## v11
Design ALU_ft, start of the top module:
module ALU_ft (
    input              clk,
    input              rst,
    input      [31:0]  A,
    input      [31:0]  B,
    input      [2:0]   ALUControl,
    output reg [31:0]  Result,
    output reg         Zero,
    output reg         Carry,
    output reg         OverFlow,
    output reg         Negative,
    output reg         fault_detected_out
);
Size: ~100 flip-flops, ~13000 um^2 of cells after synthesis.
Settings: LEC_CHECK=0, ABC_AREA=1, CAP_MARGIN=30, CELL_PAD_IN_SITES_GLOBAL_PLACEMENT=2, CORE_MARGIN=2, CORE_UTILIZATION=55, CTS_CLUSTER_DIAMETER=302, CTS_CLUSTER_SIZE=62, GPL_TIMING_DRIVEN=0, MAX_ROUTING_LAYER=met4, PLACE_DENSITY_LB_ADDON=0.15, SLEW_MARGIN=30; clock period 3.15 ns.
run.sh (not shown) runs the stock make flow with config.mk's settings and CLKGATE_MAP_FILE=.
v11 did not finish: a tool error stopped it during 3_1_place_gp_skip_io.
Modified inputs, v13 compared to v11
# v11
export LEC_CHECK = 0
export ABC_AREA = 1
export CAP_MARGIN = 30
export CELL_PAD_IN_SITES_GLOBAL_PLACEMENT = 2
export CORE_MARGIN = 2
export CORE_UTILIZATION = 55
export CTS_CLUSTER_DIAMETER = 302
export CTS_CLUSTER_SIZE = 62
export GPL_TIMING_DRIVEN = 0
export MAX_ROUTING_LAYER = met4
export PLACE_DENSITY_LB_ADDON = 0.15
export SLEW_MARGIN = 30
create_clock -name core_clock -period 3.15 [get_ports {clk}]
# v13
export LEC_CHECK = 0
export CAP_MARGIN = 30
export CELL_PAD_IN_SITES_GLOBAL_PLACEMENT = 2
export CORE_MARGIN = 2
export CORE_UTILIZATION = 55
export CTS_CLUSTER_DIAMETER = 66
export CTS_CLUSTER_SIZE = 62
export MAX_ROUTING_LAYER = met4
export PLACE_DENSITY_LB_ADDON = 0.15
export SLEW_MARGIN = 30
create_clock -name core_clock -period 3.15 [get_ports {clk}]
==> results <==
- Status for v11 and v13: no clean run
- v13 did not make it past 3_1_place_gp_skip_io, where a tool error ended it.
- Comparing v11 and v13, overall die width is higher on v13.
- Synthesized cell count (v11 / v13): 1.3
- For v11, the main logic family after synthesis was simple AND/OR/NAND/NOR gates, unlike v13, where it was AND-OR/OR-AND gates.
- Changes observed in v13 relative to v11: fraction of the core area occupied by cells at floorplan neither gained nor lost much, net count after synthesis saw a decrease, count of flip-flops with a built-in enable after synthesis stayed essentially flat, area after synthesis rose 480 um^2, area fraction in full adders, half adders and majority gates down 0.46 points.
diff inputs: v13 => v18
# v13
export LEC_CHECK = 0
export CAP_MARGIN = 30
export CELL_PAD_IN_SITES_GLOBAL_PLACEMENT = 2
export CORE_MARGIN = 2
export CORE_UTILIZATION = 55
export CTS_CLUSTER_DIAMETER = 66
export CTS_CLUSTER_SIZE = 62
export MAX_ROUTING_LAYER = met4
export PLACE_DENSITY_LB_ADDON = 0.15
export SLEW_MARGIN = 30
create_clock -name core_clock -period 3.15 [get_ports {clk}]
# v18
export LEC_CHECK = 0
export ABC_AREA = 1
export CAP_MARGIN = 0
export CELL_PAD_IN_SITES_GLOBAL_PLACEMENT = 0
export CORE_ASPECT_RATIO = 0.5
export CORE_MARGIN = 2
export CORE_UTILIZATION = 54
export CTS_CLUSTER_DIAMETER = 257
export CTS_CLUSTER_SIZE = 89
export GPL_TIMING_DRIVEN = 0
export MAX_ROUTING_LAYER = met4
export PLACE_DENSITY_LB_ADDON = 0.15
export SETUP_SLACK_MARGIN = -0.27
export SLEW_MARGIN = 30
export TNS_END_PERCENT = 5
create_clock -name core_clock -period 3.15 [get_ports {clk}]
Nothing crashed in v18 and all stages finished; the problem is that the final layout failed, the offending checks being setup timing.
Compared with v13, v18 shows a number of distinct library cells after synthesis that is 36 lower.
Synthesized area is lower on v18
v18 ended with more post-synthesis adder-cell area fraction than v13.
Die: v18 smaller than v13
Going from v13 to v18, pre-placement core utilization shows a reduction of 0.73 points; area of the synthesized netlist per yosys stat shows a reduction of about 3.6%.
Comparing placeable core region for v13 and v18, the smaller number came from v18.
Between v13 and v18, the difference in post-synth tally of flip-flops with integrated enable is negligible.
When v18 is measured against v13, its simple-gate area share of the yosys netlist turns out 27 points higher.
Relative to v13, the number of placement rows measured on v18 has decreased by more than a quarter.
The inputs of v32 differ from those of v18 as listed below.
# v18
export LEC_CHECK = 0
export ABC_AREA = 1
export CAP_MARGIN = 0
export CELL_PAD_IN_SITES_GLOBAL_PLACEMENT = 0
export CORE_ASPECT_RATIO = 0.5
export CORE_MARGIN = 2
export CORE_UTILIZATION = 54
export CTS_CLUSTER_DIAMETER = 257
export CTS_CLUSTER_SIZE = 89
export GPL_TIMING_DRIVEN = 0
export MAX_ROUTING_LAYER = met4
export PLACE_DENSITY_LB_ADDON = 0.15
export SETUP_SLACK_MARGIN = -0.27
export SLEW_MARGIN = 30
export TNS_END_PERCENT = 5
create_clock -name core_clock -period 3.15 [get_ports {clk}]
# v32
export LEC_CHECK = 0
export CAP_MARGIN = 30
export CORE_MARGIN = 2
export CORE_UTILIZATION = 40
export SLEW_MARGIN = 30
create_clock -name core_clock -period 6.0 [get_ports {clk}]
Notes after the runs:
v18 and v32: one clean run, v32; the rest did not finish clean.
v18 had finished all stages when the layout checks came back failing, citing setup timing.
Compared with v18, v32 shows a area of the chip that is 39% higher.
Biggest combinational cell group after synthesis = AND-OR/OR-AND gates: v32; biggest combinational cell group after synthesis = simple AND/OR/NAND/NOR gates: v18
Going from v18 to v32, the total wire length was found to have gone up by about 0.9%.
In the tables for v32 and v18, setup slack of the critical path after layout reads lower with v18.
Measured against each other, v32 and v18 differ in fraction of power consumed by sequential logic, the higher figure coming from v18.
[compare] base=v18 new=v32: global-route wire length before repair +1900 um; total placed instance area picked up an extra 1000 um^2; power density relative to cell area went down 47%; final standard cell count with taps included and fillers excluded shrank by 373.
Power and IR drop assume default switching activity.
